## matrix_mul
module matrix_mul(
    input wire clk,
    input wire reset,
    input wire start,
    input wire [8:0][7:0] matrix_a,
    input wire [8:0][7:0] matrix_b,
    output reg [8:0][15:0] result,
    output reg done
);
Size: ~180 flip-flops, ~290 I/O pins, about 12000 sq um of cells after synthesis.
export LEC_CHECK = 0
export CAP_MARGIN = 20
export CORE_MARGIN = 2
export CORE_UTILIZATION = 60
export CTS_CLUSTER_DIAMETER = 180
export PLACE_DENSITY = 0.6
export SLEW_MARGIN = 20
export TNS_END_PERCENT = 5
create_clock -name core_clock -period 4.39 [get_ports {clk}]
run.sh (not shown) runs the stock make flow with config.mk's settings and CLKGATE_MAP_FILE=.
The first run finished but fails on setup timing.
==> next run, changes <==
CORE_UTILIZATION = 59   (was 60)
CTS_CLUSTER_DIAMETER = unset   (was 180)
PLACE_DENSITY = unset   (was 0.6)
TNS_END_PERCENT = unset   (was 5)
Effect: The new run ran to the end with violations: setup timing; sequential share of layout area drops by 0.56 points; area after synthesis does not change; core utilization came out higher by 0.85 points; final cell count goes up slightly; global-route usage came out lower by 0.20 points; clock-buffer cell count does not change; first-iteration DRC count went down by roughly a tenth; cell area went up slightly.
==> next run, changes <==
CORE_UTILIZATION = 60   (was 59)
PLACE_DENSITY = 0.6   (was unset)
clock period = 5.71 ns   (was 4.39 ns; I/O delays follow)
The new run finished but failed the layout checks on setup timing.
Via count is lower by a few percent.
Worst hold slack gets worse by 0.015 ns.
Synthesized cell count is unchanged.
Critical path depth is higher by 2.
==> next run, changes <==
CORE_UTILIZATION = 40   (was 60)
HOLD_SLACK_MARGIN = 0.03   (was unset)
TNS_END_PERCENT = 60   (was unset)
clock period = 10.0 ns   (was 5.71 ns; I/O delays follow)
The changed run ran to the end with no violations.
Clock-buffer cell count does not change.
Design area fell by 8.4%.
Wire length fell by 10%.
Setup slack gains 3.2 ns.
Synthesized cell count is unchanged.
Via count fell by 12%.
Final cell count fell by 1.2%.
Global-route usage fell by 12 points.
==> next run, changes <==
HOLD_SLACK_MARGIN = unset   (was 0.03)
TNS_END_PERCENT = unset   (was 60)
clock period = 7.91 ns   (was 10.0 ns; I/O delays follow)
Outcome: The new run produced a clean layout. Flip-flop count is unchanged. Register-to-register slack gets worse by 1.7 ns. Wire length rose by 1.5%. Design area is about the same. Global-route usage came out higher by 0.26 points. Sequential share of layout area is about the same.

========
Starting RTL as in the previous note.
Settings: LEC_CHECK=0, CAP_MARGIN=20, CORE_MARGIN=2, CORE_UTILIZATION=57, CTS_CLUSTER_DIAMETER=241, CTS_CLUSTER_SIZE=98, PLACE_DENSITY=0.6, SLEW_MARGIN=20; clock period 4.39 ns.
The first run finished but failed the layout checks on negative setup slack.
Next try:
Settings changed: ABC_AREA set to 1, CORE_UTILIZATION 57 to 69, PLACE_DENSITY 0.6 to 0.37, TNS_END_PERCENT set to 10.
Clock period 4.39 ns to 6.33 ns, I/O delays scaled along.
- The changed run stopped in 5_1_grt, error GRT-0232
- synthesized area rises by 4.4%
- die area falls by 13%
- synthesized cell count rises by 51%
Next try:
Settings changed: ABC_AREA 1 to not set, CORE_UTILIZATION 69 to 59, CTS_CLUSTER_DIAMETER 241 to not set, CTS_CLUSTER_SIZE 98 to not set, HOLD_SLACK_MARGIN set to 0.3, PLACE_DENSITY 0.37 to not set, SETUP_SLACK_MARGIN set to -0.35, TNS_END_PERCENT 10 to not set.
Clock period 6.33 ns to 4.39 ns, I/O delays scaled along.
Result: The new run completed, yet does not pass: negative setup slack. Die size came out higher by 12%. Synthesized area came out lower by about 4%. Synthesized cell count came out lower by about 34%.
Next try:
Settings changed: CORE_UTILIZATION 59 to 66, HOLD_SLACK_MARGIN 0.3 to not set, SETUP_SLACK_MARGIN -0.35 to not set, TNS_END_PERCENT set to 70.
Clock period 4.39 ns to 6.67 ns, I/O delays scaled along.
Outcome: The changed run aborted during 5_1_grt. Die area is lower by roughly a tenth. Synthesized area does not change. Synthesized cell count is unchanged.
Next try:
Settings changed: CORE_UTILIZATION 66 to 37, PLACE_DENSITY set to 0.6, TNS_END_PERCENT 70 to not set.
Clock period 6.67 ns to 7.91 ns, I/O delays scaled along.
=> This time the run finished with timing, DRC and antenna clean. Die size grows by well over a third. Synthesized area stays the same. Synthesized cell count stays the same.

========
matrix_mul again, from the RTL that the note above started with.
make LEC_CHECK=0 ABC_AREA=1 CAP_MARGIN=20 CELL_PAD_IN_SITES_GLOBAL_PLACEMENT=0 CORE_ASPECT_RATIO=0.5 CORE_MARGIN=2 CORE_UTILIZATION=48 CTS_CLUSTER_DIAMETER=336 CTS_CLUSTER_SIZE=71 GPL_TIMING_DRIVEN=1 MAX_ROUTING_LAYER=met5 PLACE_DENSITY=0.41 SETUP_SLACK_MARGIN=1.21 SLEW_MARGIN=20 TNS_END_PERCENT=5 finish   # period 4.44 ns
The baseline produced a layout that fails on negative setup slack.
==> next run, changes <==
CORE_UTILIZATION = 49   (was 48)
SETUP_SLACK_MARGIN = -0.1   (was 1.21)
- The new run finished with negative setup slack left
- utilization went up by 2.2 points
- die size went down by 2.0%
- sequential share of layout area stays flat
==> next run, changes <==
ABC_AREA = unset   (was 1)
CORE_ASPECT_RATIO = 1.98   (was 0.5)
CORE_UTILIZATION = 58   (was 49)
SETUP_SLACK_MARGIN = unset   (was -0.1)
The changed run finished with negative setup slack left.
Core utilization climbs by 12 points.
Sequential share of layout area climbs by 1.6 points.
Setup slack degrades by 600 ps.

========
oak:
Starting RTL as in the previous note.
clock: 4.44 ns
lec_check: 0
cap_margin: 20
cell_pad_in_sites_global_placement: 0
core_aspect_ratio: 1.48
core_margin: 2
core_utilization: 58
cts_cluster_size: 87
gpl_timing_driven: 1
max_routing_layer: met5
place_density: 0.41
setup_slack_margin: 1.29
slew_margin: 20
tns_end_percent: 5
The flow completed for oak, but it is not clean: the layout still shows negative setup slack.
diff inputs: oak => pine
Settings: swapping 87 for 71 in CTS_CLUSTER_SIZE; swapping 1.29 for 0.72 in SETUP_SLACK_MARGIN; putting CTS_CLUSTER_DIAMETER at 336 where nothing was set; swapping 1.48 for 1.9 in CORE_ASPECT_RATIO; swapping 58 for 45 in CORE_UTILIZATION.
Across pine and oak, no clean finish was achieved.
oak had finished all stages when the layout checks came back failing, citing negative setup slack.
The flow completed for pine, but it is not clean: the layout still shows negative setup slack.
Comparing pine and oak, wire length on met1 is higher on oak.
Register bit total from synthesis: pine vs oak identical
Compared with oak, in pine average wire length per cell after detail routing down about 22%; minimum clock period decreased by 200 ps relative to the old numbers.
met2 global-route usage in pine is 13 points lower than in oak
Re post-synthesis cell count: no difference whatsoever between oak and pine.
Diff oak -> pine: worst-case headroom to the max-slew limit went up, final area went down.
Setup changes, pine to birch
Settings: CORE_UTILIZATION: 45 -> 58; CORE_ASPECT_RATIO: 1.9 -> 0.5; CTS_CLUSTER_DIAMETER: 336 -> unset; SETUP_SLACK_MARGIN: 0.72 -> -0.34; CTS_CLUSTER_SIZE: 71 -> unset.
==> results <==
- The flow completed for birch, but it is not clean: the layout still shows negative setup slack.
- Summary of birch over pine: parity-gate share of the synthesized area counting xor and xnor cells roughly the same; total number of vias went up 1033; tally of non-filler cells in the final layout -3.2%; met1 usage in global routing +21 points.
- In birch, the number of buffer and inverter stages on the critical path came out 3 above the value in pine.
- The required time at the endpoint of the critical path of birch exceeds that of pine by 20 ps.
- Signal arrival time at the worst endpoint ended up 330 ps higher on birch than on pine.
Setup changes, birch to maple
Settings: SETUP_SLACK_MARGIN changed from -0.34 to 1.09; HOLD_SLACK_MARGIN newly set to 0.17; GPL_TIMING_DRIVEN changed from 1 to 0; CELL_PAD_IN_SITES_DETAIL_PLACEMENT newly set to 2; CORE_UTILIZATION changed from 58 to 20; CORE_MARGIN changed from 2 to 7; PLACE_DENSITY removed (was 0.41); PLACE_DENSITY_LB_ADDON newly set to 0.28; TNS_END_PERCENT removed (was 5); SLEW_MARGIN changed from 20 to 10.
--- outcome ---
Of birch and maple, not a single run came through the flow clean. Status birch: flow complete, layout not clean - negative setup slack. maple completed end to end; final checks failed (negative setup slack). Against birch as the reference, maple delivers a lower routability congestion estimate from global placement. maple has number of fill cells in the layout above what birch had. Delta (maple minus birch): relative area change from synthesis to final layout has increased; per-cell routed wire length moved down. maple against birch: wire length of the first global-routing pass went up by about 18%; placement-stage worst setup slack lost 560 ps; via count fell by 670.
diff inputs: maple => cedar
Settings: CORE_MARGIN now 8, was 7; CELL_PAD_IN_SITES_GLOBAL_PLACEMENT now 1, was 0; MIN_ROUTING_LAYER now met2, previously not set; SETUP_SLACK_MARGIN now 0.48, was 1.09; CAP_MARGIN now 25, was 20; ABC_AREA now 1, previously not set; GPL_ROUTABILITY_DRIVEN now 0, previously not set; TNS_END_PERCENT now 70, previously not set; the clock period (ns, I/O delays scaled along) now 5.76, was 4.44.
==> results <==
cedar: all stages done; final checks FAILED (negative setup slack).
The setup slack of cedar is larger than that of maple.
Number of instances resized during post-cts repair (higher): cedar
Comparing number of tap cells added at floorplan for maple and cedar, the smaller number came from maple.
On flip-flop count, maple and cedar are neck and neck.
When the final numbers for maple and cedar were put side by side, the final wirelength turned out to be greater in cedar.
NOTE: worst hold slack in cedar falls short of that of maple
Compared with maple, cedar shows a higher cell area.
For the utilization of the core after routing, cedar came in 1.5 points lower than maple did.
